==> inputs of job 8728 <==
Design processor, start of the top module:
module processor(a,b,instruction,clk,rst,y);
    input [31:0] a,b;
    input [31:0] instruction;
    input clk, rst;
    wire [31:0] rs1, rs2;
    output [31:0] y;
    wire [31:0] rd;
    wire [4:0] rs1_address, rs2_address, rd_address;
    wire [6:0] opcode, p;
    wire [2:0] func;
    wire [3:0] cs;
    instruction_decoder id(instruction,opcode,clk,p,func,rs1_address,rs2_address,rd_address);
    register_bank rg(a,b,rs1_address,rs2_address,rd_address,rd,rs1,rs2,rst,clk);
    controller cn(p,func,cs);
    alu ar(rs1,rs2,cs,rd,y);
endmodule
clock: 7.0 ns
lec_check: 0
abc_area: 1
cap_margin: 20
cell_pad_in_sites_global_placement: 1
core_margin: 2
core_utilization: 39
cts_cluster_diameter: 355
cts_cluster_size: 100
setup_slack_margin: -0.59
slew_margin: 0
tns_end_percent: 25
run.sh (not shown) runs the stock make flow with config.mk's settings and CLKGATE_MAP_FILE=.
==> job 3575: changes against job 8728 <==
- ABC_AREA: 1 -> not set
- CELL_PAD_IN_SITES_GLOBAL_PLACEMENT: 1 -> not set
- CORE_UTILIZATION: 39 -> 58
- CTS_CLUSTER_DIAMETER: 355 -> not set
- CTS_CLUSTER_SIZE: 100 -> not set
- SETUP_SLACK_MARGIN: -0.59 -> 1.42
- SLEW_MARGIN: 0 -> 20
- TNS_END_PERCENT: 25 -> 5
==> flow/constraint.sdc (replaced) <==
create_clock -name core_clock -period 4.91 [get_ports {clk}]
set_input_delay 0.9820 -clock core_clock [delete_from_list [all_inputs] [get_ports {clk}]]
set_output_delay 0.9820 -clock core_clock [all_outputs]
set_load 0.01 [all_outputs]
==> qor summary <==
quantity	job 3575	job 8728
Result of the run	complete, no violations	complete, no violations
Non-clock buffer area fraction after layout	0.166	0.0918
Met3 wire length	6790 um	4800 um
Fraction of met2 tracks used by global routing	0.644	0.581
Arithmetic-cell share of the synthesized area counting full adders, half adders and majority gates	0.115	0.102
Overall Global Routing Usage	0.432	0.354
Crit path kind	flop to primary output	primary input to primary output
Global-route wire length before repair	66600 um	87200 um
Chip area from the yosys synthesis statistics	11000 sq um	12400 sq um
Number of cells in Yosys stat	1392	2187
Met2 WL post-DR	19000 um	27000 um
Data arrival time of the critical path	3.73 ns	4.43 ns
Power density over the cells	236 nW/um^2	159 nW/um^2
Multiplexer share of the synthesized area	0.169	0.0298
Number of library cell types mapped by synthesis	88	49
Synthesized area divided by synthesized cell count	7.90 sq um	5.68 sq um
Comb group	1.98 mW	1.27 mW
TAP cells	234	402
Non-Clock Buffer Count	250	132
RSZ-0062 raised after global routing	yes	no

---

==> inputs of 10-09 <==
Starting RTL as in the previous note.
Settings: LEC_CHECK=0, CAP_MARGIN=20, CELL_PAD_IN_SITES_DETAIL_PLACEMENT=1, CORE_MARGIN=2, CORE_UTILIZATION=40, PLACE_DENSITY_LB_ADDON=0.09, SLEW_MARGIN=35, TNS_END_PERCENT=50; clock period 7.0 ns.
==> 02-06 (differences from 10-09) <==
==> flow/config.mk (replaced) <==
export PLATFORM = sky130hd
export DESIGN_NAME = processor
export DESIGN_NICKNAME = processor
export VERILOG_FILES = /design/flow/design.v
export SDC_FILE = /design/flow/constraint.sdc
export NUM_CORES = 4
export LEC_CHECK = 0
export ABC_AREA = 0
export CAP_MARGIN = 20
export CORE_ASPECT_RATIO = 0.66
export CORE_MARGIN = 2
export CORE_UTILIZATION = 58
export CTS_CLUSTER_DIAMETER = 42
export GPL_ROUTABILITY_DRIVEN = 1
export GPL_TIMING_DRIVEN = 1
export MAX_ROUTING_LAYER = met4
export SETUP_SLACK_MARGIN = 0.74
export SLEW_MARGIN = 35
==> flow/constraint.sdc (replaced) <==
create_clock -name core_clock -period 4.39 [get_ports {clk}]
set_input_delay 0.8780 -clock core_clock [delete_from_list [all_inputs] [get_ports {clk}]]
set_output_delay 0.8780 -clock core_clock [all_outputs]
set_load 0.01 [all_outputs]
==> run_results.csv <==
group,metric,value,unit
finish,signal_buffer_area_fraction,11.43,%
floorplan,initial_core_util,40.82,%
worst_setup_path,crit_path_top_delay_cell,"clkdlybuf4s50_1",
status,outcome,"finished clean",
route,ant_nets,0,
power_and_ir_drop,pg_clk,0.000467,W
place,post-place-ws,0.6715,ns
job,drv_cap,0,
finish,regArea,0.001922,mm²
timing,period_used_share,93.66,%
finish,comb_share,64.88,%
route,met2_wirelength,20790,µm
grt,met3_usage,5.907,%
power_and_ir_drop,power-top-group,"combinational cells",
floorplan,num_rows,60,
worst_hold_path,whs_endpoint,"rg.rs2[11]",
power_and_ir_drop,power,0.002228,W
power_and_ir_drop,pwr-share-seq,23.7,%
[end of results for 10-09]
==> run_results.csv <==
group,metric,value,unit
synthesis,syn_area,0.01100,mm²
status,stop_stage,"global routing (5_1_grt)",
place,post-place-ws,-0.2897,ns
grt,met3_usage,66.63,%
synthesis,netlist_top_cells_count,"nor2_1 (189), a21oi_1 (145), ha_1 (98), inv_1 (91), o21ai_0 (86)",
status,error,"[ERROR GRT-0232] Routing congestion too high. Check the congestion heatmap in the GUI.",
floorplan,num_rows,40,
status,outcome,"did not finish",
synthesis,synthAdderAreaFrac,11.51,%
synthesis,top_area_cell,"edfxtp_1",
synthesis,ys_sh_aoi,28.28,%
[end of results for 02-06]
Power is estimated from default activity; no workload was simulated.
